===== run.sh =====
#!/bin/bash
# the make line also repeats each setting of config.mk as NAME=value (left out here)
make -C /OpenROAD-flow-scripts/flow DESIGN_CONFIG=/design/flow/config.mk WORK_HOME=/design/flow/orfs CLKGATE_MAP_FILE= finish

===== design.v =====
module vga640x480(
    input wire i_clk,            
    input wire i_pix_stb,        
    input wire i_rst,            
    output wire o_hs,            
    output wire o_vs,            
    output wire o_blanking,      
    output wire o_active,        
    output wire o_screenend,     
    output wire o_animate,       
    output wire [9:0] o_x,       
    output wire [8:0] o_y        
    );
    localparam HS_STA = 16;               
    localparam HS_END = 16 + 96;          
    localparam HA_STA = 16 + 96 + 48;     
    localparam VS_STA = 480 + 10;         
    localparam VS_END = 480 + 10 + 2;     
    localparam VA_END = 480;              
    localparam LINE   = 800;              
    localparam SCREEN = 525;              
    reg [9:0] h_count;   
    reg [9:0] v_count;   
    assign o_hs = ~((h_count >= HS_STA) & (h_count < HS_END));
    assign o_vs = ~((v_count >= VS_STA) & (v_count < VS_END));
    assign o_x = (h_count < HA_STA) ? 0 : (h_count - HA_STA);
    assign o_y = (v_count >= VA_END) ? (VA_END - 1) : (v_count);
    assign o_blanking = ((h_count < HA_STA) | (v_count > VA_END - 1));
    assign o_active = ~((h_count < HA_STA) | (v_count > VA_END - 1)); 
    assign o_screenend = ((v_count == SCREEN - 1) & (h_count == LINE));
    assign o_animate = ((v_count == VA_END - 1) & (h_count == LINE));
    always @ (posedge i_clk)
    begin
        if (i_rst)   
        begin
            h_count <= 0;
            v_count <= 0;
        end
        if (i_pix_stb)   
        begin
            if (h_count == LINE)   
            begin
                h_count <= 0;
                v_count <= v_count + 1;
            end
            else 
                h_count <= h_count + 1;
            if (v_count == SCREEN)   
                v_count <= 0;
        end
    end
endmodule
module blockRunner(
    input wire CLK,              
    input wire RST_BTN,          
    output wire VGA_HS_O,        
    output wire VGA_VS_O,        
    output reg [3:0] VGA_R,      
    output reg [3:0] VGA_G,      
    output reg [3:0] VGA_B,      
    output wire a, ba, c, d, e, f, g,
    output wire a1, ba1, c1, d1, e1, f1, g1,
    output wire a2, ba2, c2, d2, e2, f2, g2,
    output wire a3, ba3, c3, d3, e3, f3, g3,
    input SW0,
    input KEY0,
    input KEY1,
    input KEY2,
    input KEY3
    );
    wire rst = ~RST_BTN;     
    reg [15:0] cnt;
    reg pix_stb;
    always @(posedge CLK)
        if (RST_BTN == 1'b0)
            {pix_stb, cnt} <= 17'd0;
        else
            {pix_stb, cnt} <= cnt + 16'h8000;   
    wire [9:0] x;   
    wire [8:0] y;   
    vga640x480 display (
        .i_clk(CLK),
        .i_pix_stb(pix_stb),
        .i_rst(rst),
        .o_hs(VGA_HS_O),
        .o_vs(VGA_VS_O),
        .o_x(x),
        .o_y(y)
    );
   	wire backDrop, sun, moon, cloud, cloud2, cloud3;
   	assign backDrop = ((x > 0) & (y > 300) & (x < 640) & (y < 477)) ? 1 : 0;
	assign sun = ((x > 475) & (y > 50) & (x < 550) & (y < 125)) ? 1 : 0;
	assign moon = ((x > 475) & (y > 50) & (x < 550) & (y < 125)) ? 1 : 0;
	assign cloud = ((x > cloud1X) & (x < cloud1Width + cloud1X) & (y > 75) & (y < 125)) ? 1 : 0;
	assign cloud2 = ((x > cloud2X) & (x < cloud2Width + cloud2X) & (y > 100) & (y < 150)) ? 1 : 0;
	assign cloud3 = ((x > cloud3X) & (x < cloud3Width + cloud3X) & (y > 85) & (y < 135)) ? 1 : 0;
	assign star = ((x > 20) & (x < 25) & (y > 50) & (y < 55)) ? 1 : 0;
	assign star1 = ((x > 70) & (x < 75) & (y > 125) & (y < 130)) ? 1 : 0;
	assign star2 = ((x > 100) & (x < 105) & (y > 30) & (y < 35)) ? 1 : 0;
	assign star3 = ((x > 150) & (x < 155) & (y > 65) & (y < 70)) ? 1 : 0;
	assign star4 = ((x > 200) & (x < 205) & (y > 20) & (y < 25)) ? 1 : 0;
	assign star5 = ((x > 240) & (x < 245) & (y > 80) & (y < 85)) ? 1 : 0;
	assign star6 = ((x > 300) & (x < 305) & (y > 90) & (y < 95)) ? 1 : 0;
	assign star7 = ((x > 340) & (x < 345) & (y > 40) & (y < 45)) ? 1 : 0;
	assign star8 = ((x > 410) & (x < 415) & (y > 75) & (y < 80)) ? 1 : 0;
	assign star9 = ((x > 450) & (x < 455) & (y > 90) & (y < 95)) ? 1 : 0;
	assign o1left = ((x > 90) & (y > 120) & (x < 120) & (y < 250)) ? 1 : 0;
	assign o1right = ((x > 190) & (y > 120) & (x < 220) & (y < 250)) ? 1 : 0;
	assign o1top = ((x > 90) & (y > 120) & (x < 220) & (y < 150)) ? 1 : 0;
	assign o1bottom = ((x > 90) & (y > 220) & (x < 220) & (y < 250)) ? 1 : 0;
	assign o2left = ((x > 285) & (y > 120) & (x < 315) & (y < 250)) ? 1 : 0;
	assign o2right = ((x > 385 ) & (y > 120) & (x < 415) & (y < 250 )) ? 1 : 0;
	assign o2top = ((x > 285) & (y > 120) & (x < 415) & (y < 150)) ? 1 : 0;
	assign o2bottom = ((x > 285) & (y > 220) & (x < 415) & (y < 250)) ? 1 : 0;
	assign fleft = ((x > 480) & (y > 120) & (x < 510) & (y <  250)) ? 1 : 0;
	assign ftop = ((x > 490) & (y > 120) & (x < 570) & (y < 150)) ? 1 : 0;
	assign fbottom = ((x > 490) & (y > 180) & (x < 550) & (y < 210)) ? 1 : 0;
	reg[9:0] cloud1X, cloud2X, cloud3X;
	reg[9:0] cloud1Width, cloud2Width, cloud3Width;
	reg nightToggle, dayToggle;
always@(posedge CLK)
	begin
		case(s)
			menu: begin
					cloud1X <= 10'd110;
					cloud2X <= 10'd300;
					cloud3X <= 10'd10;
					cloud1Width <= 10'd100;
					cloud2Width <= 10'd100;
					cloud3Width <= 10'd90;
					nightToggle <= 1'd0;
					dayToggle <= 1'd1;
					end
			playingDay: begin
						if(countTime >= 990)
							begin
								cloud1X <= cloud1X + 3'd2;
								cloud2X <= cloud2X + 1'd1;
								cloud3X <= cloud3X + 1'd1;
							end
						if(countDayNight >= 20)
							begin
								nightToggle <= !nightToggle;
								dayToggle <= !dayToggle;
							end
						end
			playingNight: begin
						if(countTime >= 990)
							begin
								cloud1X <= cloud1X + 3'd2;
								cloud2X <= cloud2X + 1'd1;
								cloud3X <= cloud3X + 1'd1;
							end
						if(countDayNight >= 20)
							begin
								nightToggle <= !nightToggle;
								dayToggle <= !dayToggle;
							end
						end		
		endcase
	end
	reg [1:0] s;
	reg [1:0] ns;
	parameter 
		menu = 2'd0,
		lose = 2'd1,
		playingDay = 2'd2,
		playingNight = 2'd3;
always@(posedge CLK or negedge RST_BTN)
begin
	if (RST_BTN == 1'b0)
		begin
			s <= menu;
		end
	else
		begin
			s <= ns;
		end
end
always@(*)
begin
	case(s)
		menu: 	begin
				if(KEY0 == 1'b0)
				begin
					ns = playingDay;
				end
				else
					ns = menu;
				end
		playingDay: begin
				if(hit == 1'b1)
					ns = lose;
				else if(nightToggle)
					ns = playingNight;
				else
					ns = playingDay;
				end
		playingNight: begin
				if(hit == 1'b1)
					ns = lose;
				else if(dayToggle)
					ns = playingDay;
				else
					ns = playingNight;
				end
		lose: begin
				if(KEY1 == 1'b0)
					ns = menu;
				else
					ns = lose;
				end
	endcase
end
sevenSeg ones(oneOut[3], oneOut[2], oneOut[1], oneOut[0], a, ba, c, d, e, f, g);
sevenSeg tens(tenOut[3], tenOut[2], tenOut[1], tenOut[0], a1, ba1, c1, d1, e1, f1, g1);
sevenSeg hunds(hunOut[3], hunOut[2], hunOut[1], hunOut[0], a2, ba2, c2, d2, e2, f2, g2);
sevenSeg thous(thoOut[3], thoOut[2], thoOut[1], thoOut[0], a3, ba3, c3, d3, e3, f3, g3);
reg[3:0] oneCount, oneHi, oneOut;
reg[3:0] tenCount, tenHi, tenOut;
reg[3:0] hunCount, hunHi, hunOut;
reg[3:0] thoCount, thoHi, thoOut;
always@(posedge CLK)
	begin
		if(RST_BTN == 1'b0)
			begin
				oneHi <= 4'd0;
				tenHi <= 4'd0;
				hunHi <= 4'd0;
				thoHi <= 4'd0;
			end
		if(SW0 == 1'b1)
			begin
				oneOut <= oneHi;
				tenOut <= tenHi;
				hunOut <= hunHi;
				thoOut <= thoHi;
			end
		else
			begin
				oneOut <= oneCount;
				tenOut <= tenCount;
				hunOut <= hunCount;
				thoOut <= thoCount;
			end
		case(s)
			menu: begin
					oneCount <= 4'd0;
					tenCount <= 4'd0;
					hunCount <= 4'd0;
					thoCount <= 4'd0;
					end
			playingDay: begin
						if(countTime >= 1_000)
							begin
								oneCount <= oneCount + 1'd1;
								if(oneCount >= 4'd9)
									begin
										tenCount <= tenCount + 1'd1;
										oneCount <= 1'd0;
									end
								if(tenCount > 4'd9)
									begin
										hunCount <= hunCount + 1'd1;
										tenCount <= 1'd0;
									end
								if(hunCount > 4'd9)
									begin
										thoCount <= thoCount + 1'd1;
										hunCount <= 1'd0;
									end
							end
						end
				playingNight: begin
						if(countTime >= 1_000)
							begin
								oneCount <= oneCount + 1'd1;
								if(oneCount >= 4'd9)
									begin
										tenCount <= tenCount + 1'd1;
										oneCount <= 1'd0;
									end
								if(tenCount >= 4'd9)
									begin
										hunCount <= hunCount + 1'd1;
										tenCount <= 1'd0;
									end
								if(hunCount >= 4'd9)
									begin
										thoCount <= thoCount + 1'd1;
										hunCount <= 1'd0;
									end
							end
						end
				lose: begin
						if(thoCount > thoHi)
							begin
								oneHi <= oneCount;
								tenHi <= tenCount;
								hunHi <= hunCount;
								thoHi <= thoCount;
							end
						else if(thoCount == thoHi)
							begin
								if(hunCount > hunHi)
									begin
										oneHi <= oneCount;
										tenHi <= tenCount;
										hunHi <= hunCount;
										thoHi <= thoCount;
									end
								else if(hunCount == hunHi)
									begin
										if(tenCount > tenHi)
											begin
												oneHi <= oneCount;
												tenHi <= tenCount;
												hunHi <= hunCount;
												thoHi <= thoCount;
											end
										else if(tenCount == tenHi)
											begin
												if(oneCount > oneHi)
													begin
														oneHi <= oneCount;
														tenHi <= tenCount;
														hunHi <= hunCount;
														thoHi <= thoCount;
													end
											end
									end
							end
						end				
			endcase
	end
wire bg = ~(backDrop || sun || blocks[0] || blocks[1] || blocks[2] || blocks[3] || dino || cloud || cloud2 || cloud3) && (x >= 1 && x <= 639 && y >= 1 && y <= 479);
always@(*)
	begin
		case(s)
			menu: begin
						VGA_R[3] = backDrop | sun;        
						VGA_G[3] = blocks[0] | blocks[1] | blocks[3] | blocks[2] | sun;  
						VGA_B[3] = dino | bg;         
						VGA_R[2] = backDrop | sun | cloud | cloud2 | cloud3 | bg;         
						VGA_G[2] = blocks[0] | blocks[1] | blocks[3] | blocks[2] | backDrop | sun | cloud | cloud2 | cloud3 | bg;  
						VGA_B[2] = cloud | cloud2 | cloud3 | dino;         
						VGA_R[1] = backDrop | sun | cloud | cloud2 | cloud3 | bg;         
						VGA_G[1] = backDrop | sun | cloud | cloud2 | cloud3 | bg;  
						VGA_B[1] = backDrop | cloud | cloud2 | cloud3 | dino;         
						VGA_R[0] = backDrop | cloud | cloud2 | cloud3;         
						VGA_G[0] = cloud | cloud2 | cloud3;  
						VGA_B[0] = cloud | cloud2 | cloud3 | dino | bg;         
					end
			playingDay: begin
						VGA_R[3] = backDrop | sun;         
						VGA_G[3] = blocks[0] | blocks[1] | blocks[3] | blocks[2] | sun;  
						VGA_B[3] = dino | bg;         
						VGA_R[2] = backDrop | sun | cloud | cloud2 | cloud3 | bg;         
						VGA_G[2] = backDrop | blocks[0] | blocks[1] | blocks[3] | blocks[2] | sun | cloud | cloud2 | cloud3 | bg;  
						VGA_B[2] = dino | cloud | cloud2 | cloud3;         
						VGA_R[1] = backDrop | sun | cloud | cloud2 | cloud3 | bg;         
						VGA_G[1] = backDrop | sun | cloud | cloud2 | cloud3 | bg; 
						VGA_B[1] = backDrop | dino | cloud | cloud2 | cloud3;         
						VGA_R[0] = backDrop | cloud | cloud2 | cloud3;         
						VGA_G[0] = cloud | cloud2 | cloud3;  
						VGA_B[0] = dino | cloud | cloud2 | cloud3 | bg;         
					end
			playingNight: begin
						VGA_R[3] = moon | star | star1 | star2 | star3 | star4 | star5 | star6 | star7 | star8 | star9;
						VGA_G[3] = moon | star | star1 | star2 | star3 | star4 | star5 | star6 | star7 | star8 | star9 | blocks[0] | blocks[1] | blocks[3] | blocks[2];  
						VGA_B[3] = dino | moon | star | star1 | star2 | star3 | star4 | star5 | star6 | star7 | star8 | star9;         
						VGA_R[2] = backDrop | moon | cloud | cloud2 | cloud3 |star | star1 | star2 | star3 | star4 | star5 | star6 | star7 | star8 | star9;         
						VGA_G[2] = backDrop | moon | cloud | cloud2 | cloud3 | star | star1 | star2 | star3 | star4 | star5 | star6 | star7 | star8 | star9 | blocks[0] | blocks[1] | blocks[3] | blocks[2];  
						VGA_B[2] = dino | cloud | cloud2 | cloud3 | moon | star | star1 | star2 | star3 | star4 | star5 | star6 | star7 | star8 | star9;         
						VGA_R[1] = backDrop | moon | cloud | cloud2 | cloud3 | star | star1 | star2 | star3 | star4 | star5 | star6 | star7 | star8 | star9;         
						VGA_G[1] = backDrop | moon | cloud | cloud2 | cloud3 | star | star1 | star2 | star3 | star4 | star5 | star6 | star7 | star8 | star9; 
						VGA_B[1] = backDrop | dino | cloud | cloud2 | cloud3 | moon | star | star1 | star2 | star3 | star4 | star5 | star6 | star7 | star8 | star9;         
						VGA_R[0] = backDrop | cloud | cloud2 | cloud3 | moon | star | star1 | star2 | star3 | star4 | star5 | star6 | star7 | star8 | star9;         
						VGA_G[0] = cloud | cloud2 | cloud3 | moon | star | star1 | star2 | star3 | star4 | star5 | star6 | star7 | star8 | star9;  
						VGA_B[0] = dino | cloud | cloud2 | cloud3 | moon | star | star1 | star2 | star3 | star4 | star5 | star6 | star7 | star8 | star9;         
						end
			lose: begin
						VGA_R[0] = backDrop;         
						VGA_G[0] = blocks[0] | blocks[1] | blocks[3] | blocks[2];  
						VGA_B[0] = 0;         
						VGA_R[1] = backDrop | o1left | o1right | o1bottom | o1top | o2left | o2right | o2top | o2bottom | fleft | ftop | fbottom;         
						VGA_G[1] = 0;  
						VGA_B[1] = 0;        
						VGA_R[2] = backDrop;         
						VGA_G[2] = 0; 
						VGA_B[2] = 0;         
						VGA_R[3] = backDrop | o1left | o1right | o1bottom | o1top | o2left | o2right | o2top | o2bottom | fleft | ftop | fbottom;         
						VGA_G[3] = 0;  
						VGA_B[3] = 0;         
					end
		endcase
end
wire dino;
reg[9:0] dinoX;
reg[8:0] dinoY;
reg[9:0] dinoWidth;
reg[8:0] dinoHeight;
reg[1:0] direction;
reg[7:0] speedD;
reg[19:0] count;
reg[7:0] count2;
reg st_count2;
always@(posedge CLK)
	begin
		case(s)
		menu: 		begin
					dinoX <= 75;
					dinoWidth <= 15;
					dinoHeight <= 40;			
				end
		playingDay: begin
			if(KEY2 == 1'b0)  
				begin
					dinoX <= 75;
					dinoWidth <= 15;
					dinoHeight <= 20;
					speedD <= 2;
				end
			else 
				begin
					dinoX <= 75;
					dinoWidth <= 15;
					dinoHeight <= 40;
					speedD <= 2;
				end
			end
		playingNight: begin
			if(KEY2 == 1'b0)  
				begin
					dinoX <= 75;
					dinoWidth <= 15;
					dinoHeight <= 20;
					speedD <= 2;
				end
			else 
				begin
					dinoX <= 75;
					dinoWidth <= 15;
					dinoHeight <= 40;
					speedD <= 2;
				end
			end
		endcase
	end
always@(posedge CLK)
	begin
		if(RST_BTN == 1'b0)
			begin
				count <= 20'd0;
				count2 <= 8'd0;
				st_count2 <= 1'b0;
			end
		else
		begin
		if(count == 20'd5000)
			begin
				count <= 20'd0;
			end
		else
			begin
				count <= count + 20'd1;
			end
		if (st_count2 == 1'b1)
			begin
				if (count2 <= 8'd90)
					begin
						if (count == 20'd5000)
							begin
								count2 <= count2 + 1'b1;
							end
					end
				else
					begin
						st_count2 <= 1'b0;
						count2 <= 8'd0;
					end
			end
		case(s)
			playingDay: begin
						if(KEY3 == 1'b0)
							begin
								st_count2 <= 1'b1;
							end
						else if(KEY2 == 1'b0 && st_count2 == 1'b1)
							begin
								count2 <= 8'd90;
							end
						end
			playingNight: begin
						if(KEY3 == 1'b0)
							begin
								st_count2 <= 1'b1;
							end
						else if(KEY2 == 1'b0 && st_count2 == 1'b1)
							begin
								count2 <= 8'd90;
							end
						end
		endcase
		end
end
assign dino = ((x > dinoX) & (x < dinoWidth + dinoX) & (y > dinoY) & (y < dinoHeight + dinoY)) ? 1 : 0;
always@(posedge CLK)
	begin
		case(s)
			menu: begin
					dinoY <= 260;
					direction <= 2'd3;
					end
			playingDay: begin
					if(count == 20'd5000)  
						begin
							if(direction == 2'b1)
								begin
									dinoY <= dinoY - speedD;
								end
							else if(direction == 2'd2)
								begin
									dinoY <= dinoY + speedD;
								end
							else if (direction == 2'd3)
								begin
									dinoY <= dinoY;
								end
							if(count2 > 8'd0 && count2 <= 8'd45)
								begin
									direction <= 2'b1;
								end
							else if(count2 >= 8'd45 && count2 <= 8'd90)
								begin
									direction <= 2'd2;
								end
							else if(count2 == 8'd0)
								begin
									direction <= 2'd3;
								end
							end
							else if(KEY2 == 1'b0  && (count2 >= 90 || count2 == 0))  
								begin
									dinoY <= 280;
								end
							else if(count2 >= 90 || count2 == 0)
								begin
									dinoY <= 260;
								end
						end
			playingNight: begin
					if(count == 20'd5000)  
						begin
							if(direction == 2'b1)
								begin
									dinoY <= dinoY - speedD;
								end
							else if(direction == 2'd2)
								begin
									dinoY <= dinoY + speedD;
								end
							else if (direction == 2'd3)
								begin
									dinoY <= dinoY;
								end
							if(count2 > 8'd0 && count2 <= 8'd45)
								begin
									direction <= 2'b1;
								end
							else if(count2 >= 8'd45 && count2 <= 8'd90)
								begin
									direction <= 2'd2;
								end
							else if(count2 == 8'd0)
								begin
									direction <= 2'd3;
								end
							end
							else if(KEY2 == 1'b0  && (count2 >= 90 || count2 == 0))
								begin
									dinoY <= 280;
								end
							else if(count2 >= 90 || count2 == 0)
								begin
									dinoY <= 260;
								end
					end
		endcase
end
	randomBlock randGen(CLK, rstRand, rstSeed, seed, ranHeight, ranWidth, ranY);
	reg rstRand;
	wire[3:0] blocks;
	reg[9:0] b1X, b2X, b3X, b4X;
	reg[8:0] b1Y, b2Y, b3Y, b4Y;
	wire[8:0] ranY;
	reg[9:0] b1Width, b2Width, b3Width, b4Width;
	wire[8:0] ranWidth;
	reg[8:0] b1Height, b2Height, b3Height, b4Height;
	wire[8:0] ranHeight;
	reg[7:0] speedB;
	reg[19:0] countB1, countB2;
	reg[25:0] countTime;
	reg[5:0] countTime2, countDayNight;
	assign blocks[0] = ((x > b1X) & (x < b1Width + b1X) & (y > b1Y) & (y < b1Height + b1Y)) ? 1 : 0;
	assign blocks[1] = ((x > b2X) & (x < b2Width + b2X) & (y > b2Y) & (y < b2Height + b2Y)) ? 1 : 0;
	assign blocks[2] = ((x > b3X) & (x < b3Width + b3X) & (y > b3Y) & (y < b3Height + b3Y)) ? 1 : 0;
	assign blocks[3] = ((x > b4X) & (x < b4Width + b4X) & (y > b4Y) & (y < b4Height + b4Y)) ? 1 : 0;
always@(posedge CLK) 
	begin
		if(RST_BTN == 1'b0)
			begin
				countTime <= 26'd0;
				countB1 <= 20'd0;
			end
		case(s)
			menu: begin
				b1Width <= 20;
				b2Width <= 20;
				b3Width <= 20;
				b4Width <= 25;
				b1Height <= 20;
				b2Height <= 40;
				b3Height <= 30;
				b4Height <= 10;
				b1Y <= 280;
				b2Y <= 260;
				b3Y <= 270;
				b4Y <= 260;
				b1X <= 10;
				b2X <= 690;
				b3X <= 460;
				b4X <= 230;
				speedB <= 1;
				countTime2 <= 1'd0;
				countDayNight <= 1'd0;
				rstRand <= 1'b0;
				end
			playingDay:	begin
					rstRand <= 1'b1;				
					if(blocks[0] == 1'b1 && (b1X < 1 || b1X > 679))
						begin
							b2Width <= ranWidth;
							b2Height <= ranHeight;
							b2Y <= ranY;
						end
					if(blocks[1] == 1'b1 && (b2X < 1 || b2X > 679))
						begin
							b3Width <= ranWidth;
							b3Height <= ranHeight;
							b3Y <= ranY;
						end
					if(blocks[2] == 1'b1 && (b3X < 1 || b3X > 679))
						begin
							b4Width <= ranWidth;
							b4Height <= ranHeight;
							b4Y <= ranY;
						end
					if(blocks[3] == 1'b1 && (b4X < 1 || b4X > 679))
						begin
							b1Width <= ranWidth;
							b1Height <= ranHeight;
							b1Y <= ranY;
						end
					countTime <= countTime + 1'd1;
					countB1 <= countB1 + 1'd1;
					if(countB1 == 20'd5000)
						begin
							b1X <= b1X - speedB;
							b2X <= b2X - speedB;
							b3X <= b3X - speedB;
							b4X <= b4X - speedB;
							countB1 <= 20'd0;
						end
					if(countTime >= 1_000)
						begin
							countTime <= 0;
							countTime2 <= countTime2 + 1'd1;
							countDayNight <= countDayNight + 1'd1;
						end
					if(countTime2 >= 5'd30 && speedB <= 5'd3)
						begin
							speedB <= speedB + 1'd1;
							countTime2 <= 1'd0;
						end
					if(countDayNight >= 5'd20)
						begin
							countDayNight <= 5'd0;
						end
				end
			playingNight:	begin
					rstRand <= 1'b1;
					if(blocks[0] == 1'b1 && (b1X < 1 || b1X > 679))
						begin
							b1Width <= ranWidth;
							b1Height <= ranHeight;
							b1Y <= ranY;
						end
					if(blocks[1] == 1'b1 && (b2X < 1 || b2X > 679))
						begin
							b2Width <= ranWidth;
							b2Height <= ranHeight;
							b2Y <= ranY;
						end
					if(blocks[2] == 1'b1 && (b3X < 1 || b3X > 679))
						begin
							b3Width <= ranWidth;
							b3Height <= ranHeight;
							b3Y <= ranY;
						end
					if(blocks[3] == 1'b1 && (b4X < 1 || b4X > 679))
						begin
							b4Width <= ranWidth;
							b4Height <= ranHeight;
							b4Y <= ranY;
						end
					countTime <= countTime + 1'd1;
					countB1 <= countB1 + 1'd1;
					if(countB1 == 20'd5000)
						begin
							b1X <= b1X - speedB;
							b2X <= b2X - speedB;
							b3X <= b3X - speedB;
							b4X <= b4X - speedB;
							countB1 <= 20'd0;
						end
					if(countTime >= 1_000)
						begin
							countTime <= 0;
							countTime2 <= countTime2 + 1'd1;
							countDayNight <= countDayNight + 1'd1;
						end
					if(countTime2 >= 5'd30 && speedB <= 5'd3)
						begin
							speedB <= speedB + 1'd1;
							countTime2 <= 1'd0;
						end
					if(countDayNight >= 5'd20)
						begin
							countDayNight <= 5'd0;
						end
				end
		endcase
	end
reg[2:0] seedCount, seed;
reg rstSeed;
always@(posedge CLK)
	begin
		case(s)
			menu: begin
					rstSeed <= 1'b1;
					seedCount <= 1'b0;
					end
			playingDay: begin
							rstSeed <= 1'b1;
							seedCount <= seedCount + 1'd1;
							if(seedCount >= 3'd8)
								begin
									seedCount <= 3'd0;
								end
							if(KEY3 == 1'b0 || KEY2 == 1'b0)
								begin
									rstSeed <= 1'b0;
									seed <= seedCount;
								end
							end
			playingNight: begin
							rstSeed <= 1'b1;
							seedCount <= seedCount + 1'd1;
							if(seedCount >= 3'd8)
								begin
									seedCount <= 3'd0;
								end
							if(KEY3 == 1'b0 || KEY2 == 1'b0)
								begin
									rstSeed <= 1'b0;
									seed <= seedCount;
								end
							end
		endcase
	end
wire hit;
assign hit = ((dino && blocks[0]) || (dino && blocks[1]) || (dino && blocks[3]) || (dino && blocks[2]));
endmodule
module sevenSeg(a, b, c, d, o1, o2, o3, o4, o5, o6, o7);
	input a, b, c, d; 
	output o1, o2, o3, o4, o5, o6, o7;
	assign o1 =~((~b&~d) | (~a&c) | (b&c) | (a&~d) | (~a&b&d) | (a&~b&~c));
	assign o2 =~((~a&~b) | (~b&~d) | (~a&~c&~d) | (~a&c&d) | (a&~c&d));
	assign o3 =~((~a&~c) | (~a&d) | (~c&d) | (~a&b) | (a&~b));
	assign o4 =~((~a&~b&~d) | (~b&c&d) | (b&~c&d) | (b&c&~d) | (a&~c&~d));
	assign o5 =~((~b&~d) | (c&~d) | (a&c) | (a&b));
	assign o6 =~((~c&~d) | (b&~d) | (a&~b) | (a&c) | (~a&b&~c));
	assign o7 =~((~b&c) | (c&~d) | (a&~b) | (a&d) | (~a&b&~c));
endmodule 
module linearFeedShiftReg(
input clk, rst, rstSeed,
input[2:0] seed,
output reg[2:0] out
);
always@(posedge clk)
	begin
		if(rst == 1'b0)
			out <= seed;
		else
			out <= {out[1]^out[2], out[2:0]};
	end
endmodule
module randomBlock(
input clk, rst, rstSeed,
input[2:0] seed,
output reg[5:0] height, width,
output reg[8:0] yVal
);
reg[2:0] S, NS;
wire[2:0] out;
linearFeedShiftReg regboi(clk, rstSeed, seed, out);
parameter
	blockT1 = 3'b000,
	blockT2 = 3'b001,
	blockT3 = 3'b010,
	blockT4 = 3'b011,
	blockT5 = 3'b100,
	blockT6 = 3'b101,
	blockT7 = 3'b110,
	blockT8 = 3'b111;
always@(posedge clk or negedge rst)
	begin
		if(rst == 1'b0)
			S <= blockT1;
		else
			S <= NS;
	end
always@(posedge clk)
	begin
		case(S)
			blockT1: begin
						height <= 6'd20;
						width <= 6'd20;
						yVal <= 9'd280;
						NS <= blockT2;
						end
			blockT2: begin
						height <= 6'd40;
						width <= 6'd15;
						yVal <= 9'd260;
						NS <= blockT3;
						end
			blockT3: begin
						height <= 6'd30;
						width <= 6'd10;
						yVal <= 9'd270;
						NS <= blockT4;
						end
			blockT4: begin
						height <= 6'd40;
						width <= 6'd20;
						yVal <= 9'd260;
						NS <= blockT5;
						end
			blockT5: begin
						height <= 6'd35;
						width <= 6'd20;
						yVal <= 9'd265;
						NS <= blockT6;
						end
			blockT6: begin
						height <= 6'd10;
						width <= 6'd25;
						yVal <= 9'd270;
						NS <= blockT7;
						end
			blockT7: begin
						height <= 6'd10;
						width <= 6'd25;
						yVal <= 9'd280;
						NS <= blockT8;
						end
			blockT8: begin
						height <= 6'd10;
						width <= 6'd25;
						yVal <= 9'd260;
						NS <= blockT1;
						end
			default: NS <= out;
		endcase
	end
endmodule

===== config.mk =====
export PLATFORM = sky130hd
export DESIGN_NAME = blockRunner
export DESIGN_NICKNAME = blockRunner
export VERILOG_FILES = /design/flow/design.v
export SDC_FILE = /design/flow/constraint.sdc
export NUM_CORES = 4
export LEC_CHECK = 0
export CAP_MARGIN = 35
export CELL_PAD_IN_SITES_DETAIL_PLACEMENT = 2
export CORE_MARGIN = 8
export CORE_UTILIZATION = 40
export MAX_ROUTING_LAYER = met4
export SETUP_SLACK_MARGIN = 2.19
export SLEW_MARGIN = 0

===== constraint.sdc =====
create_clock -name core_clock -period 10.0 [get_ports {CLK}]
set_input_delay 2.0000 -clock core_clock [delete_from_list [all_inputs] [get_ports {CLK}]]
set_output_delay 2.0000 -clock core_clock [all_outputs]
set_load 0.01 [all_outputs]

==> datasheet_impl.txt, run 1 <==
Physical implementation characteristics

Parameter                              Value

Run status
  Status .................. finished clean

Routing
  Number of search-and-repair iterations in the first detailed-routing pass .................. 8
  Total Wirelength .................. 117 mm
  DRC violation count after routing .................. 0
  Via/cell ratio .................. 6.42
  Overall via count from detail_route .................. 24400
  Antenna viol nets, final .................. 0
  1st-iter DRT viols .................. 1766
  DR WL/cell .................. 30.8 um

Logic synthesis
  Area of the mapped netlist .................. 0.0254 mm^2
  Gate Count Post-Synth .................. 2824
  Area fraction in compound gates after synthesis .................. 15.8%
  Ys cells .................. 2824
  Most instantiated cells after synthesis .................. sky130_fd_sc_hd__ha_1, sky130_fd_sc_hd__nor2_1, sky130_fd_sc_hd__inv_1
  Main flop type after synthesis .................. sky130_fd_sc_hd__edfxtp_1
  Main area contributors .................. sky130_fd_sc_hd__edfxtp_1, sky130_fd_sc_hd__ha_1, sky130_fd_sc_hd__dfxtp_1
  Yosys warnings .................. 30
  Summed standard-cell area reported by yosys .................. 0.0254 mm^2
  Ys async rst share .................. 2.11%
  Synth flops .................. 332
  Synth top area share .................. 27.6%
  XOR/XNOR Area Share .................. 6.63%
  Mean instance size in the synthesized netlist .................. 8.98 um^2
  EDFF count, synth .................. 233
  Tally of unique sky130hd cells used after synthesis .................. 92
  Top cell type by total area after synthesis .................. sky130_fd_sc_hd__edfxtp_1
  Combinational family with the most area after synthesis .................. simple AND/OR/NAND/NOR gates
  Dominant cell by count in the synthesized netlist .................. sky130_fd_sc_hd__ha_1
  Simple Share, Synth .................. 18.9%
  Part of the Yosys area used for sequential elements .................. 35.6%
  Adder-cell share of the synthesized area .................. 16.8%
  Mux share of post-synthesis cell area .................. 0.928%

Pwr
  VDD IR max .................. 0.214 mV
  Sequential power .................. 0.00275 W
  Largest Pwr Group .................. combinational cells
  Clock group share of total power .................. 18.7%
  Combinational power .................. 0.00479 W
  Combinational Power Share .................. 51.6%
  Leakage component of the power .................. 11.7 nW
  Part of the total power dissipated in sequential elements .................. 29.6%
  Clock network power .................. 0.00174 W
  Switch share .................. 48.1%
  PwrDens .................. 322 mW/mm^2
  Net switching power .................. 0.00446 W
  Total internal power .................. 0.00482 W

Setup path
  WS Path Type .................. reg -> out
  Worst setup startpoint .................. display.v_count[6]
  Data required time of the critical path .................. 8000 ps
  Most prevalent standard cell on the critical path .................. sky130_fd_sc_hd__buf_4
  Capture point of the worst path .................. VGA_B[0]
  Launching element type of the critical path .................. register
  Top delay family on crit path .................. AND-OR/OR-AND gates
  Reg-to-reg critical path endpoint .................. b1Width[0]
  Number of cell instances on the worst register-to-register path .................. 15
  Setup slack on the worst flop-to-flop path .................. 4750 ps
  Arrival time at the worst endpoint .................. 5870 ps
  Slowest cell delay on critical path .................. 880 ps
  CP Max Fanout .................. 20
  Origin of the critical flop-to-flop path .................. b1Y[1]
  Kind of end point of the critical path .................. output pin
  Crit-path slowest cell .................. sky130_fd_sc_hd__o311ai_0
  Stages on the worst setup path .................. 13
  Cells along the critical path .................. a41o_1, nor2_1, buf_4, inv_1, a21oi_1, o311ai_0, buf_4, a211oi_1, a311oi_4, nor3b_2, nand4bb_1, a41oi_1, clkdlybuf4s50_1
  Worst path bufs/invs .................. 4

Clock network
  Clock latency on the worst-skew pair .................. 640 ps
  Number of buffers on the longest clock path .................. 3
  Number of CTS-inserted buffers .................. 42
  Cell at the root of the clock tree .................. sky130_fd_sc_hd__clkbuf_16
  Clk sink count .................. 332
  Clock-pin slew on the worst setup and hold paths .................. 70 ps
  Count of hold buffers inserted by post-cts repair .................. 0
  H-tree depth .................. 2
  CTS tree .................. built

Global routing
  Leftover overflow at the end of global routing .................. 0
  Vias in the first global route .................. 27400
  Initial antenna violation count .................. 4
  Maximum number of pins on one net before global-route repair .................. 60
  Total routing usage reported by global routing .................. 32.1%
  Wire length of the first global-routing pass .................. 172 mm

Layout
  Total of fill cells in the finished design .................. 6744
  Final Net Count .................. 3233
  Synthesis-to-layout area growth .................. 13.7%
  Design area .................. 0.0288 mm^2
  Post-layout instance count excluding filler cells .................. 3793

STA
  Fin Clk Skew .................. 41.4 ps
  Final worst slack .................. 2130 ps
  Unrepaired setup endpoints after global routing .................. true
  Setup Viol. Count Final .................. 0
  Share of the clock period used by the worst path .................. 78.7%
  Actual slew at the worst max-slew pin .................. 1120 ps
  Number of max-slew violations in the final report .................. 0
  Final worst path period need .................. 7870 ps
  Fin. Hold Viols .................. 0
  F_max .................. 127 MHz
  Total negative slack for setup checks .................. 0 ps
  Smallest hold slack .................. 55.4 ps
  Max-Slew Margin vs Limit .................. 24.6%

Placed design
  Placed inst area .................. 0.0269 mm^2
  Cell count after placement .................. 3672
  Port Buffers .................. 48
  Gp weighted congestion .................. 0.947
  HPWL reported at the end of detailed placement .................. 75.9 mm
  Pre-CTS worst setup slack .................. 2240 ps

Die
  Number of placement rows .................. 92
  Area of the core region .................. 0.0629 mm^2
  Floorplan Utilization .................. 40.3%
  Die X-Extent .................. 268 um
  I/O pin cnt .................. 49
  Die footprint .................. 0.0717 mm^2
  Vertical die size .................. 268 um

Run
  Number of max-cap violations .................. 0
  Number of warnings in the stage logs .................. 58

Hold path
  Class of the worst hold path .................. reg -> async
## layer usage
| metal | part of all wire, % | track usage, % |
|---|---|---|
| met1 | 36 | 33.5 |
| met5 | 0 | - |
| met3 | 6.4 | 6.18 |
| met4 | 7.5 | 19.7 |
| met2 | 50 | 55.9 |
## per-stage QoR
stage,util (%),power (W)
2_1_floorplan,-,0.00522
3_3_place_gp,42.7,0.00630
3_5_place_dp,42.9,0.00698
4_1_cts,45.5,0.00904
5_1_grt,45.9,0.00964
6_report,45.9,0.00928
## final cells by class
cell class | count | area (um^2) | area share [%]
multi-input cells | 2151 | 15200 | 52.6
repair buffers | 122 | 1070 | 3.71
clock buffers | 55 | 1230 | 4.28
clock inverters | 22 | 303 | 1.05
well taps | 846 | 1060 | 3.67
inverters | 258 | 978 | 3.39
diodes | 7 | 17.5 | 0.0608
flip-flops and latches | 332 | 9010 | 31.3
## what timing repair did
item,4_1_cts,5_1_grt
endpoints found under the setup margin,11,11
gates cloned,0,0
setup buffers,15,18
hold endpoints to repair,0,0
gates resized,11,14
pin swaps,3,5
==> run 2, diff against run 1 <==
ABC_AREA = 1   (was not set)
CAP_MARGIN = 20   (was 35)
CELL_PAD_IN_SITES_DETAIL_PLACEMENT = not set   (was 2)
CORE_MARGIN = 2   (was 8)
CORE_UTILIZATION = 72   (was 40)
CTS_CLUSTER_SIZE = 34   (was not set)
MAX_ROUTING_LAYER = not set   (was met4)
SETUP_SLACK_MARGIN = not set   (was 2.19)
SLEW_MARGIN = 20   (was 0)
clock period = 11.3 ns   (was 10.0 ns; I/O delays follow)
==> run 2 against run 1 <==
  * Clock skew shrank 23 ps
  * Area after synthesis up 2.1%
  * Still clean
  * Sequential cell count unchanged
  * Global-route usage increased by 7.1 points
  * Critical endpoint is now VGA_B[3]
  * Critical path depth grew 7
  * Via count is 0.88% higher
  * Highest routed layer unchanged
  * Power is 22% lower
  * Critical path type unchanged
==> datasheet_impl.txt, run 2 <==
Physical implementation characteristics

Parameter                              Value

Run status
  Status .................. finished clean

STA
  Total negative slack for setup checks .................. 0 ps
  Final worst path period need .................. 7710 ps
  Max-Slew Margin vs Limit .................. 30.9%
  Setup Viol. Count Final .................. 0
  Fin. Hold Viols .................. 0
  Fin Clk Skew .................. 18.3 ps
  Share of the clock period used by the worst path .................. 68.3%
  F_max .................. 130 MHz
  Number of max-slew violations in the final report .................. 0
  Actual slew at the worst max-slew pin .................. 1030 ps
  Final worst slack .................. 3590 ps
  Unrepaired setup endpoints after global routing .................. false

Logic synthesis
  Tally of unique sky130hd cells used after synthesis .................. 63
  Simple Share, Synth .................. 25.6%
  Area fraction in compound gates after synthesis .................. 11.5%
  Gate Count Post-Synth .................. 3375
  Summed standard-cell area reported by yosys .................. 0.0259 mm^2
  Main area contributors .................. sky130_fd_sc_hd__edfxtp_1, sky130_fd_sc_hd__ha_1, sky130_fd_sc_hd__nand2_1
  Mean instance size in the synthesized netlist .................. 7.67 um^2
  Part of the Yosys area used for sequential elements .................. 34.8%
  EDFF count, synth .................. 233
  Yosys warnings .................. 30
  XOR/XNOR Area Share .................. 3.65%
  Dominant cell by count in the synthesized netlist .................. sky130_fd_sc_hd__nand2_1
  Synth top area share .................. 27.0%
  Combinational family with the most area after synthesis .................. simple AND/OR/NAND/NOR gates
  Mux share of post-synthesis cell area .................. 0%
  Adder-cell share of the synthesized area .................. 15.8%
  Synth flops .................. 332
  Ys async rst share .................. 2.11%
  Most instantiated cells after synthesis .................. sky130_fd_sc_hd__nand2_1, sky130_fd_sc_hd__inv_1, sky130_fd_sc_hd__nor2_1
  Top cell type by total area after synthesis .................. sky130_fd_sc_hd__edfxtp_1
  Main flop type after synthesis .................. sky130_fd_sc_hd__edfxtp_1
  Ys cells .................. 3375
  Area of the mapped netlist .................. 0.0259 mm^2

Clock network
  Clock-pin slew on the worst setup and hold paths .................. 60 ps
  Clk sink count .................. 332
  Cts repair resizes .................. 0
  Count of hold buffers inserted by post-cts repair .................. 0
  Number of CTS-inserted buffers .................. 37
  Number of buffers on the longest clock path .................. 3
  Setup bufs post-CTS .................. 0
  Cell at the root of the clock tree .................. sky130_fd_sc_hd__clkbuf_16
  Clock latency on the worst-skew pair .................. 570 ps
  H-tree depth .................. 2
  CTS tree .................. built

Routing
  Via/cell ratio .................. 6.26
  1st-iter DRT viols .................. 2402
  Total Wirelength .................. 74.9 mm
  Overall via count from detail_route .................. 24600
  Antenna cells .................. 0
  DRC violation count after routing .................. 0
  Routed length on met3 .................. 7.47 mm
  Number of search-and-repair iterations in the first detailed-routing pass .................. 17
  DR WL/cell .................. 19.1 um
  Wire length on met1 .................. 28.1 mm
  Met2 WL .................. 35.3 mm
  Max Used Layer .................. met4
  Antenna viol nets, final .................. 0

Global routing
  Total routing usage reported by global routing .................. 39.2%
  Maximum number of pins on one net before global-route repair .................. 62
  Leftover overflow at the end of global routing .................. 0
  Initial antenna violation count .................. 0
  Vias in the first global route .................. 24200
  Wire length of the first global-routing pass .................. 120 mm

Setup path
  Number of cell instances on the worst register-to-register path .................. 20
  CP Max Fanout .................. 21
  Capture point of the worst path .................. VGA_B[3]
  WS Path Type .................. reg -> out
  Arrival time at the worst endpoint .................. 5450 ps
  Setup slack on the worst flop-to-flop path .................. 6670 ps
  Crit-path slowest cell .................. sky130_fd_sc_hd__clkinv_1
  Worst setup startpoint .................. display.h_count[7]
  Worst path bufs/invs .................. 3
  Slowest cell delay on critical path .................. 840 ps
  Reg-to-reg critical path endpoint .................. b2Width[1]
  Stages on the worst setup path .................. 20
  Top delay family on crit path .................. simple AND/OR/NAND/NOR gates
  Launching element type of the critical path .................. register
  Origin of the critical flop-to-flop path .................. display.h_count[7]
  Most prevalent standard cell on the critical path .................. sky130_fd_sc_hd__nand2_1
  Cells along the critical path .................. nand2_4, nand2_1, nand2_1, clkinv_1, ha_1, nand2_1, inv_1, nand2_1, nor2_1, nand4_1, nand2_1, nor2_1, nand3_1, nor2_1, nand3_1, nand4_1, o21ai_0, nand2_1, nand2_1, clkdlybuf4s50_1
  Data required time of the critical path .................. 9040 ps
  Kind of end point of the critical path .................. output pin

Pwr
  Largest Pwr Group .................. combinational cells
  VDD IR max .................. 0.251 mV
  Leakage component of the power .................. 13.1 nW
  Total internal power .................. 0.00390 W
  Switch share .................. 46.2%
  Part of the total power dissipated in sequential elements .................. 31.2%
  Net switching power .................. 0.00336 W
  Sequential power .................. 0.00227 W
  Clock network power .................. 0.00125 W
  Combinational Power Share .................. 51.7%
  Clock group share of total power .................. 17.1%
  PwrDens .................. 258 mW/mm^2
  Combinational power .................. 0.00375 W

Run
  Number of warnings in the stage logs .................. 59
  Number of max-cap violations .................. 0

Placed design
  Port Buffers .................. 48
  Gp weighted congestion .................. 1.06
  HPWL reported at the end of detailed placement .................. 52.6 mm
  Pre-CTS worst setup slack .................. 4390 ps

Layout
  Final Net Count .................. 3765
  Synthesis-to-layout area growth .................. 8.71%

Die
  Die X-Extent .................. 194 um
  Vertical die size .................. 194 um
  I/O pin cnt .................. 49
  Number of placement rows .................. 69
  Die footprint .................. 0.0375 mm^2
  Floorplan Utilization .................. 73.0%
  Area of the core region .................. 0.0355 mm^2

Hold path
  Class of the worst hold path .................. reg -> async
[run 2: per-layer routing]
layer | vias up | GRT usage (%)
met5 | - | 0
met4 | 0 | 20.4
met3 | 349 | 7.01
met2 | 1482 | 66.8
met1 | 11300 | 47.7
li1 | 11400 | -
[run 2: layout make-up]
type                            count  area, um^2
Fill cell                        2345        7340
Tap cell                          461         577
Inverter                          529        1990
Sequential cell                   332        9010
Clock buffer                       47        1030
Multi-Input combinational cell   2479       14700
Clock inverter                     19         209
Timing Repair Buffer               60         591
[run 2: through the flow]
step / instances / cell area (um^2) / utilization, % / total power [W] / hold slack, ps
2_1_floorplan: 3391 / 26000 / - / 0.00471 / 27.6
3_3_place_gp: 3860 / 26900 / 75.8 / 0.00548 / 36.9
3_5_place_dp: 3861 / 26900 / 75.8 / 0.00578 / 52.3
4_1_cts: 3927 / 28100 / 79.3 / 0.00714 / 58.1
5_1_grt: 3927 / 28100 / 79.3 / 0.00777 / 71.9
6_report: 3927 / 28100 / 79.3 / 0.00726 / 55.4
==> run 3, diff against run 2 <==
ABC_AREA = not set   (was 1)
CORE_UTILIZATION = 31   (was 72)
CTS_CLUSTER_DIAMETER = 96   (was not set)
CTS_CLUSTER_SIZE = not set   (was 34)
PLACE_DENSITY = 0.61   (was not set)
SETUP_SLACK_MARGIN = 0.03   (was not set)
clock period = 5.82 ns   (was 11.3 ns; I/O delays follow)
==> run 3 against run 2 <==
  * Still clean on timing, DRC and antenna
  * Sequential share of layout area shrank 1.3 points
  * Design area is 4.4% higher
  * Routed wire length down 9.3%
  * Power up 87%
  * Register-to-register slack worse by 5200 ps
  * Critical path depth fell by 1
  * First-iteration DRC count shrank 28%
  * Combinational power grew 77%
  * Cell count is 3.0% higher
  * Largest power group unchanged
==> datasheet_impl.txt, run 3 <==
Physical implementation characteristics

Parameter                              Value

Clock network
  Count of hold buffers inserted by post-cts repair .................. 0
  Number of CTS-inserted buffers .................. 40
  Number of buffers on the longest clock path .................. 3
  CTS tree .................. built
  Clock-pin slew on the worst setup and hold paths .................. 60 ps
  Cell at the root of the clock tree .................. sky130_fd_sc_hd__clkbuf_16
  Clock latency on the worst-skew pair .................. 600 ps
  Clk sink count .................. 332
  H-tree depth .................. 2

Setup path
  Reg-to-reg critical path endpoint .................. b1Y[3]
  Worst path bufs/invs .................. 8
  Stages on the worst setup path .................. 19
  Setup slack on the worst flop-to-flop path .................. 1510 ps
  Cells along the critical path .................. buf_4, buf_4, a21boi_1, o31a_1, inv_2, buf_4, ha_1, and4_1, nand4_1, o311a_1, nor4bb_2, buf_4, a311oi_4, buf_4, nor3b_4, buf_4, o2bb2ai_1, a21oi_1, clkbuf_2
  Arrival time at the worst endpoint .................. 4460 ps
  Launching element type of the critical path .................. register
  Slowest cell delay on critical path .................. 430 ps
  Data required time of the critical path .................. 4660 ps
  WS Path Type .................. reg -> out
  Most prevalent standard cell on the critical path .................. sky130_fd_sc_hd__buf_4
  Top delay family on crit path .................. buffers and inverters
  Crit-path slowest cell .................. sky130_fd_sc_hd__edfxtp_1
  Capture point of the worst path .................. VGA_G[2]
  Number of cell instances on the worst register-to-register path .................. 16
  CP Max Fanout .................. 12
  Worst setup startpoint .................. display.h_count[7]
  Kind of end point of the critical path .................. output pin
  Origin of the critical flop-to-flop path .................. b4Y[0]

Routing
  1st-iter DRT viols .................. 1724
  Total Wirelength .................. 67.9 mm
  Overall via count from detail_route .................. 21000
  Number of search-and-repair iterations in the first detailed-routing pass .................. 6
  DR WL/cell .................. 16.8 um
  DRC violation count after routing .................. 0
  Antenna cells .................. 0
  Antenna viol nets, final .................. 0
  Via/cell ratio .................. 5.20

STA
  F_max .................. 178 MHz
  Final worst path period need .................. 5620 ps
  Setup Viol. Count Final .................. 0
  Smallest hold slack .................. 48.4 ps
  Unrepaired setup endpoints after global routing .................. true
  Actual slew at the worst max-slew pin .................. 1110 ps
  Fin Clk Skew .................. 32.8 ps
  Share of the clock period used by the worst path .................. 96.6%
  Number of max-slew violations in the final report .................. 0
  Fin. Hold Viols .................. 0
  Max-Slew Margin vs Limit .................. 24.9%

Die
  Floorplan Utilization .................. 31.4%
  Area of the core region .................. 0.0808 mm^2
  Vertical die size .................. 290 um
  Die footprint .................. 0.0841 mm^2
  Number of placement rows .................. 104
  I/O pin cnt .................. 49
  Die X-Extent .................. 290 um

Layout
  Synthesis-to-layout area growth .................. 15.9%
  Total of fill cells in the finished design .................. 8110
  Design area .................. 0.0294 mm^2
  Final Net Count .................. 3280
  Combinational Area .................. 0.0153 mm^2
  Post-layout instance count excluding filler cells .................. 4045
  Area used by sequential logic in the layout .................. 0.00901 mm^2

Logic synthesis
  Main flop type after synthesis .................. sky130_fd_sc_hd__edfxtp_1
  XOR/XNOR Area Share .................. 6.63%
  Dominant cell by count in the synthesized netlist .................. sky130_fd_sc_hd__ha_1
  Yosys warnings .................. 30
  Tally of unique sky130hd cells used after synthesis .................. 92
  Synth top area share .................. 27.6%
  Mean instance size in the synthesized netlist .................. 8.98 um^2
  Simple Share, Synth .................. 18.9%
  Part of the Yosys area used for sequential elements .................. 35.6%
  Main area contributors .................. sky130_fd_sc_hd__edfxtp_1, sky130_fd_sc_hd__ha_1, sky130_fd_sc_hd__dfxtp_1
  Summed standard-cell area reported by yosys .................. 0.0254 mm^2
  Most instantiated cells after synthesis .................. sky130_fd_sc_hd__ha_1, sky130_fd_sc_hd__nor2_1, sky130_fd_sc_hd__inv_1
  Ys async rst share .................. 2.11%
  Synth flops .................. 332
  EDFF count, synth .................. 233
  Top cell type by total area after synthesis .................. sky130_fd_sc_hd__edfxtp_1
  Area fraction in compound gates after synthesis .................. 15.8%
  Adder-cell share of the synthesized area .................. 16.8%
  Mux share of post-synthesis cell area .................. 0.928%
  Ys cells .................. 2824
  Combinational family with the most area after synthesis .................. simple AND/OR/NAND/NOR gates
  Gate Count Post-Synth .................. 2824
  Area of the mapped netlist .................. 0.0254 mm^2

Global routing
  Maximum number of pins on one net before global-route repair .................. 64
  Wire length of the first global-routing pass .................. 108 mm
  Vias in the first global route .................. 19900
  Leftover overflow at the end of global routing .................. 0
  Total routing usage reported by global routing .................. 15.8%
  Initial antenna violation count .................. 1

Run
  Number of max-cap violations .................. 0
  Number of warnings in the stage logs .................. 59

Placed design
  Gp weighted congestion .................. 0.972
  HPWL reported at the end of detailed placement .................. 50.7 mm
  Placed inst area .................. 0.0276 mm^2
  Port Buffers .................. 48
  Cell count after placement .................. 3946

Pwr
  Total internal power .................. 0.00782 W
  Clock group share of total power .................. 18.6%
  Part of the total power dissipated in sequential elements .................. 32.5%
  Leakage component of the power .................. 11.9 nW
  Clock network power .................. 0.00253 W
  Sequential power .................. 0.00442 W
  Net switching power .................. 0.00577 W
  Largest Pwr Group .................. combinational cells
  VDD IR max .................. 0.332 mV
  Combinational power .................. 0.00664 W
  PwrDens .................. 463 mW/mm^2
  Combinational Power Share .................. 48.8%
  Switch share .................. 42.5%

Run status
  Status .................. finished clean

Hold path
  Class of the worst hold path .................. reg -> async
## run 3: per-layer routing
| metal | vias up | share of wire [%] | global-route usage [%] |
|---|---|---|---|
| met5 | - | 0.019 | 0 |
| met3 | 144 | 5.5 | 2.40 |
| met4 | 2 | 2.6 | 4.73 |
| li1 | 10400 | - | - |
| met1 | 9883 | 47 | 21.7 |
| met2 | 577 | 45 | 25.5 |
## run 3: through the flow
| step | total power, W | setup slack (ps) | util (%) | TNS [ps] |
|---|---|---|---|---|
| after detailed placement | 0.0109 | 55.0 | 34.2 | 0 |
| after CTS | 0.0136 | 20.7 | 36.1 | 0 |
| after floorplan | 0.00897 | 71.7 | - | 0 |
| final | 0.0136 | 197 | 36.4 | 0 |
| after global placement | 0.0108 | 61.3 | 34.2 | 0 |
| after global routing | 0.0148 | -3.13 | 36.4 | -3.13 |
## run 3: cell type report
type | instances | area share [%]
Timing Repair Buffer | 171 | 4.78
Sequential cell | 332 | 30.7
Clock inverter | 17 | 0.617
Multi-Input combinational cell | 2151 | 52.2
Tap cell | 1060 | 4.51
Inverter | 258 | 3.31
Clock buffer | 56 | 3.93
## run 3: timing repair
| item | in CTS | in global routing |
|---|---|---|
| endpoints found under the hold margin | 0 | 0 |
| buffers inserted | 14 | 12 |
| pin swaps | 8 | 17 |
| endpoints found under the setup margin | 12 | 12 |
| resized | 48 | 48 |
==> run 4, diff against run 3 <==
CORE_UTILIZATION = 57   (was 31)
CTS_CLUSTER_DIAMETER = not set   (was 96)
CTS_CLUSTER_SIZE = 34   (was not set)
PLACE_DENSITY = not set   (was 0.61)
SETUP_SLACK_MARGIN = not set   (was 0.03)
clock period = 5.42 ns   (was 5.82 ns; I/O delays follow)
==> run 4 against run 3 <==
  * Non-clock buffer count grew 74
  * Critical endpoint is now VGA_B[3]
  * First-iteration DRC count shrank 6.6%
  * Largest power group unchanged
  * Largest cell class unchanged
  * Worst hold slack is essentially flat
  * Synthesized cell count is the same
  * The layout now fails its checks (setup timing)
==> datasheet_impl.txt, run 4 <==
Physical implementation characteristics

Parameter                              Value

Run status
  Status .................. finished with violations
  Layout Check Fails ............. setup timing

Logic synthesis
  Ys async rst share .................. 2.11%
  Area of the mapped netlist .................. 0.0254 mm^2
  Part of the Yosys area used for sequential elements .................. 35.6%
  Area fraction in compound gates after synthesis .................. 15.8%
  EDFF count, synth .................. 233
  Adder-cell share of the synthesized area .................. 16.8%
  Combinational family with the most area after synthesis .................. simple AND/OR/NAND/NOR gates
  XOR/XNOR Area Share .................. 6.63%
  Gate Count Post-Synth .................. 2824
  Ys cells .................. 2824
  Tally of unique sky130hd cells used after synthesis .................. 92
  Most instantiated cells after synthesis .................. sky130_fd_sc_hd__ha_1, sky130_fd_sc_hd__nor2_1, sky130_fd_sc_hd__inv_1
  Main flop type after synthesis .................. sky130_fd_sc_hd__edfxtp_1
  Synth flops .................. 332
  Mux share of post-synthesis cell area .................. 0.928%
  Synth top area share .................. 27.6%
  Mean instance size in the synthesized netlist .................. 8.98 um^2
  Simple Share, Synth .................. 18.9%
  Main area contributors .................. sky130_fd_sc_hd__edfxtp_1, sky130_fd_sc_hd__ha_1, sky130_fd_sc_hd__dfxtp_1
  Top cell type by total area after synthesis .................. sky130_fd_sc_hd__edfxtp_1
  Dominant cell by count in the synthesized netlist .................. sky130_fd_sc_hd__ha_1
  Yosys warnings .................. 30
  Summed standard-cell area reported by yosys .................. 0.0254 mm^2

Clock network
  Number of buffers on the longest clock path .................. 3
  H-tree depth .................. 2
  CTS tree .................. built
  Clock-pin slew on the worst setup and hold paths .................. 60 ps
  Count of hold buffers inserted by post-cts repair .................. 0
  Cell at the root of the clock tree .................. sky130_fd_sc_hd__clkbuf_16
  Clock latency on the worst-skew pair .................. 580 ps
  Clk sink count .................. 332
  Number of CTS-inserted buffers .................. 40

Setup path
  Stages on the worst setup path .................. 17
  Worst setup startpoint .................. cloud3X[2]
  Kind of end point of the critical path .................. output pin
  Capture point of the worst path .................. VGA_B[3]
  Data required time of the critical path .................. 4340 ps
  Cells along the critical path .................. ha_2, or3_4, a21oi_4, buf_6, nor3_4, xnor2_2, ha_4, nand4_1, a211oi_2, a2111oi_2, nor4bb_4, a311oi_4, nor3b_4, buf_4, nand4bb_4, a31oi_2, buf_2
  Arrival time at the worst endpoint .................. 4410 ps
  Reg-to-reg critical path endpoint .................. b1Width[2]
  WS Path Type .................. reg -> out
  Origin of the critical flop-to-flop path .................. b4X[2]
  Launching element type of the critical path .................. register
  Top delay family on crit path .................. AND-OR/OR-AND gates
  Worst path bufs/invs .................. 3
  CP Max Fanout .................. 2
  Slowest cell delay on critical path .................. 440 ps
  Number of cell instances on the worst register-to-register path .................. 20
  Setup slack on the worst flop-to-flop path .................. 960 ps
  Crit-path slowest cell .................. sky130_fd_sc_hd__edfxtp_1

Die
  I/O pin cnt .................. 49
  Die X-Extent .................. 215 um
  Die footprint .................. 0.0462 mm^2
  Vertical die size .................. 215 um
  Floorplan Utilization .................. 57.6%
  Area of the core region .................. 0.0440 mm^2
  Number of placement rows .................. 77

Layout
  Synthesis-to-layout area growth .................. 18.0%
  Design area .................. 0.0299 mm^2
  Total of fill cells in the finished design .................. 3590
  Final Net Count .................. 3354
  Post-layout instance count excluding filler cells .................. 3652

Placed design
  Pre-CTS worst setup slack .................. -418 ps
  Gp weighted congestion .................. 1.01
  Placed inst area .................. 0.0274 mm^2
  Cell count after placement .................. 3516
  HPWL reported at the end of detailed placement .................. 51.7 mm
  Port Buffers .................. 48

STA
  Share of the clock period used by the worst path .................. 101%
  Setup Viol. Count Final .................. 3
  Final worst slack .................. -78.5 ps
  Actual slew at the worst max-slew pin .................. 1080 ps
  Unrepaired setup endpoints after global routing .................. true
  F_max .................. 182 MHz
  Fin. Hold Viols .................. 0
  Number of max-slew violations in the final report .................. 0
  Fin Clk Skew .................. 34.1 ps
  Max-Slew Margin vs Limit .................. 27.8%
  Smallest hold slack .................. 48.9 ps
  Final worst path period need .................. 5500 ps

Global routing
  Vias in the first global route .................. 21900
  Wire length of the first global-routing pass .................. 114 mm
  Leftover overflow at the end of global routing .................. 0
  Maximum number of pins on one net before global-route repair .................. 63
  Total routing usage reported by global routing .................. 30.5%
  Initial antenna violation count .................. 0

Routing
  Antenna cells .................. 0
  Antenna viol nets, final .................. 0
  Max Used Layer .................. met4
  Routed length on met3 .................. 4.20 mm
  DRC violation count after routing .................. 0
  Overall via count from detail_route .................. 22000
  Number of search-and-repair iterations in the first detailed-routing pass .................. 8
  DR WL/cell .................. 19.6 um
  Met2 WL .................. 33.1 mm
  1st-iter DRT viols .................. 1611
  Via/cell ratio .................. 6.02
  Total Wirelength .................. 71.5 mm
  Wire length on met1 .................. 30.7 mm

Run
  Number of max-cap violations .................. 0
  Number of warnings in the stage logs .................. 60

Hold path
  Class of the worst hold path .................. reg -> async

Pwr
  Switch share .................. 42.2%
  Clock network power .................. 0.00286 W
  Sequential power .................. 0.00474 W
  VDD IR max .................. 0.482 mV
  Total chip power .................. 0.0155 W
  Largest Pwr Group .................. combinational cells
  Leakage component of the power .................. 12.4 nW
  Part of the total power dissipated in sequential elements .................. 30.6%
  PwrDens .................. 518 mW/mm^2
  Combinational power .................. 0.00788 W
  Total internal power .................. 0.00896 W
  Combinational Power Share .................. 50.9%
  Net switching power .................. 0.00653 W
  Clock group share of total power .................. 18.5%
==> run 4: timing repair <==
action,CTS,global route
buffers inserted,32,32
setup endpoints to repair,12,12
resized,129,82
pin swaps,52,50
==> run 4: cell type report <==
cell class              count  area [um^2]  area share (%)
multi-input cells        2151        15800            52.7
flip-flops and latches    332         9010            30.1
repair buffers            245         2000            6.68
clock buffers              49         1080            3.62
inverters                 258          968            3.24
well taps                 592          741            2.47
clock inverters            25          337            1.12
==> run 4: metal layers <==
metal,track usage (%),up-vias
met5,0,-
met4,14.1,0
met3,4.66,195
met2,50.4,700
met1,39.3,10500
li1,-,10600
==> run 4: stage by stage <==
stage                     utilization [%]  TNS, ps
after floorplan                         -        0
after global placement               62.1    -1640
after detailed placement             62.1    -2740
after CTS                            66.6        0
after global routing                 68.0    -1770
final                                68.0     -173
==> run 5, diff against run 4 <==
CAP_MARGIN = 5   (was 20)
CELL_PAD_IN_SITES_DETAIL_PLACEMENT = 2   (was not set)
CELL_PAD_IN_SITES_GLOBAL_PLACEMENT = 2   (was not set)
CORE_MARGIN = 8   (was 2)
CORE_UTILIZATION = 68   (was 57)
CTS_CLUSTER_DIAMETER = 291   (was not set)
CTS_CLUSTER_SIZE = not set   (was 34)
GPL_TIMING_DRIVEN = 0   (was not set)
MAX_ROUTING_LAYER = met4   (was not set)
MIN_ROUTING_LAYER = met2   (was not set)
PLACE_DENSITY_LB_ADDON = 0.2   (was not set)
SLEW_MARGIN = 5   (was 20)
TNS_END_PERCENT = 60   (was not set)
clock period = 14.9 ns   (was 5.42 ns; I/O delays follow)
==> run 5 against run 4 <==
  * The flow now stops in 3_1_place_gp_skip_io
  * Area after synthesis is the same
  * Synthesized cell count is the same
  * Die size shrank 5.3%
==> datasheet_impl.txt, run 5 <==
Table: implementation figures

Parameter                              Value

Die
  Vertical die size .................. 209 um
  Die footprint .................. 0.0437 mm^2
  Floorplan Utilization .................. 69.1%
  Number of placement rows .................. 70
  Die X-Extent .................. 209 um
  Area of the core region .................. 0.0367 mm^2

Logic synthesis
  Top cell type by total area after synthesis .................. sky130_fd_sc_hd__edfxtp_1
  Synth flops .................. 332
  Part of the Yosys area used for sequential elements .................. 35.6%
  Area fraction in compound gates after synthesis .................. 15.8%
  Combinational family with the most area after synthesis .................. simple AND/OR/NAND/NOR gates
  Summed standard-cell area reported by yosys .................. 0.0254 mm^2
  Ys cells .................. 2824
  Ys async rst share .................. 2.11%
  Synth top area share .................. 27.6%
  Dominant cell by count in the synthesized netlist .................. sky130_fd_sc_hd__ha_1
  Main flop type after synthesis .................. sky130_fd_sc_hd__edfxtp_1
  EDFF count, synth .................. 233
  Main area contributors .................. sky130_fd_sc_hd__edfxtp_1, sky130_fd_sc_hd__ha_1, sky130_fd_sc_hd__dfxtp_1
  XOR/XNOR Area Share .................. 6.63%
  Gate Count Post-Synth .................. 2824
  Yosys warnings .................. 30
  Area of the mapped netlist .................. 0.0254 mm^2
  Adder-cell share of the synthesized area .................. 16.8%
  Most instantiated cells after synthesis .................. sky130_fd_sc_hd__ha_1, sky130_fd_sc_hd__nor2_1, sky130_fd_sc_hd__inv_1
  Tally of unique sky130hd cells used after synthesis .................. 92
  Mux share of post-synthesis cell area .................. 0.928%
  Simple Share, Synth .................. 18.9%
  Mean instance size in the synthesized netlist .................. 8.98 um^2

Run status
  Error Message .................. [ERROR FLW-0024] Place density exceeds 1.0 (current PLACE_DENSITY_LB_ADDON =  0.2). Please check if the value of  PLACE_DENSITY_LB_ADDON is between 0 and 0.99.
  Terminating stage of the flow .................. 3_1_place_gp_skip_io
  Status .................. stopped before the end
==> run 6, diff against run 5 <==
CAP_MARGIN = 20   (was 5)
CELL_PAD_IN_SITES_DETAIL_PLACEMENT = 0   (was 2)
CELL_PAD_IN_SITES_GLOBAL_PLACEMENT = not set   (was 2)
CORE_MARGIN = 2   (was 8)
CORE_UTILIZATION = 64   (was 68)
CTS_CLUSTER_DIAMETER = not set   (was 291)
GPL_ROUTABILITY_DRIVEN = 1   (was not set)
GPL_TIMING_DRIVEN = not set   (was 0)
MIN_ROUTING_LAYER = not set   (was met2)
PLACE_DENSITY_LB_ADDON = 0.1   (was 0.2)
SLEW_MARGIN = 30   (was 5)
TNS_END_PERCENT = not set   (was 60)
clock period = 5.77 ns   (was 14.9 ns; I/O delays follow)
==> run 6 against run 5 <==
  * The layout now fails its checks (setup timing)
  * Synthesized cell count unchanged
  * Die size down 5.7%
  * Area after synthesis unchanged
==> datasheet_impl.txt, run 6 <==
Physical implementation characteristics

Parameter                              Value

Run status
  Status .................. finished with violations
  Layout Check Fails ............. setup timing

Clock network
  Number of CTS-inserted buffers .................. 37
  H-tree depth .................. 2
  Clock latency on the worst-skew pair .................. 570 ps
  CTS tree .................. built
  Clock-pin slew on the worst setup and hold paths .................. 70 ps
  Clk sink count .................. 332
  Cell at the root of the clock tree .................. sky130_fd_sc_hd__clkbuf_16

Logic synthesis
  Mux share of post-synthesis cell area .................. 0.928%
  Ys async rst share .................. 2.11%
  Mean instance size in the synthesized netlist .................. 8.98 um^2
  Top cell type by total area after synthesis .................. sky130_fd_sc_hd__edfxtp_1
  Part of the Yosys area used for sequential elements .................. 35.6%
  Main area contributors .................. sky130_fd_sc_hd__edfxtp_1, sky130_fd_sc_hd__ha_1, sky130_fd_sc_hd__dfxtp_1
  Dominant cell by count in the synthesized netlist .................. sky130_fd_sc_hd__ha_1
  Synth flops .................. 332
  Yosys warnings .................. 30
  Combinational family with the most area after synthesis .................. simple AND/OR/NAND/NOR gates
  Tally of unique sky130hd cells used after synthesis .................. 92
  Gate Count Post-Synth .................. 2824
  Area fraction in compound gates after synthesis .................. 15.8%
  Simple Share, Synth .................. 18.9%
  Adder-cell share of the synthesized area .................. 16.8%

Placed design
  Gp weighted congestion .................. 1.06
  Port Buffers .................. 48
  HPWL reported at the end of detailed placement .................. 50.8 mm

STA
  Max-Slew Margin vs Limit .................. 38.7%
  Fin Clk Skew .................. 26.1 ps
  Number of max-slew violations in the final report .................. 0
  Unrepaired setup endpoints after global routing .................. true
  Actual slew at the worst max-slew pin .................. 907 ps
  Setup Viol. Count Final .................. 6
  Fin. Hold Viols .................. 0
  Final worst slack .................. -44.8 ps
  Share of the clock period used by the worst path .................. 101%

Global routing
  Wire length of the first global-routing pass .................. 112 mm
  Maximum number of pins on one net before global-route repair .................. 60
  Total routing usage reported by global routing .................. 34.9%

Routing
  Overall via count from detail_route .................. 21900
  Total Wirelength .................. 69.4 mm
  Number of search-and-repair iterations in the first detailed-routing pass .................. 6
  DRC violation count after routing .................. 0

Run
  Number of max-cap violations .................. 0
  Number of warnings in the stage logs .................. 59

Setup path
  Cells along the critical path .................. buf_4, a211oi_1, or2_2, clkinv_1, buf_4, ha_1, a2111oi_4, a211oi_4, a2111oi_4, nor4bb_2, buf_4, a311oi_4, buf_4, nand2_1, a21oi_1, a31oi_1, clkdlybuf4s50_1
  Number of cell instances on the worst register-to-register path .................. 15
  Reg-to-reg critical path endpoint .................. b2Y[2]
  Top delay family on crit path .................. buffers and inverters
  Stages on the worst setup path .................. 17
  Crit-path slowest cell .................. sky130_fd_sc_hd__clkdlybuf4s50_1
  WS Path Type .................. reg -> out
  Capture point of the worst path .................. VGA_B[2]
  CP Max Fanout .................. 12

Pwr
  Leakage component of the power .................. 11.8 nW
  Combinational power .................. 0.00691 W
  Switch share .................. 43.2%
  Combinational Power Share .................. 50.5%
  Total chip power .................. 0.0137 W
  Net switching power .................. 0.00592 W
  Part of the total power dissipated in sequential elements .................. 32.9%

Die
  Floorplan Utilization .................. 65.2%
  Area of the core region .................. 0.0389 mm^2
  Die footprint .................. 0.0412 mm^2
  I/O pin cnt .................. 49

Layout
  Synthesis-to-layout area growth .................. 12.6%
  Fraction of the core area covered by cells at the end of the flow .................. 73.4%
  Final Net Count .................. 3276
  Combinational Area .................. 0.0154 mm^2
  Area used by sequential logic in the layout .................. 0.00901 mm^2
  Total of fill cells in the finished design .................. 2887
## run 6: metrics by stage
stage          hold WS, ps  setup TNS (ps)  cells  worst slack [ps]  area, um^2
4_1_cts               79.4           -5.85   3486             -5.85       28400
3_5_place_dp          66.9           -5040   3394              -681       26900
2_1_floorplan         27.6               0   2840              31.7       25400
5_1_grt               96.1           -1560   3497              -270       28500
6_report              60.3            -192   3497             -44.8       28500
3_3_place_gp          70.8           -4570   3394              -620       26900
## run 6: area by class of cell
class | count | share of cell area, %
clock buffer | 58 | 3.70
clock inverter | 10 | 0.355
inverter | 258 | 3.41
multi-input combinational | 2151 | 53.8
sequential | 332 | 31.6
tap | 518 | 2.27
timing repair buffer | 170 | 4.91
## run 6: layer usage
metal | up-vias | routed length, um | global-route usage (%) | share of wire (%)
li1 | 10400 | - | - | -
met1 | 10400 | 29400 | 43.7 | 42
met2 | 832 | 32200 | 56.1 | 46
met3 | 216 | 4840 | 6.07 | 7.0
met4 | 0 | 2990 | 14.6 | 4.3
met5 | - | 0 | - | 0
## run 6: repair_timing
| item | 4_1_cts | 5_1_grt |
|---|---|---|
| resized | 72 | 29 |
| pin swaps | 23 | 14 |
| hold endpoints to repair | 0 | 0 |
| endpoints found under the setup margin | 11 | 11 |
| setup buffers | 24 | 11 |
Power is estimated from default activity; no workload was simulated.
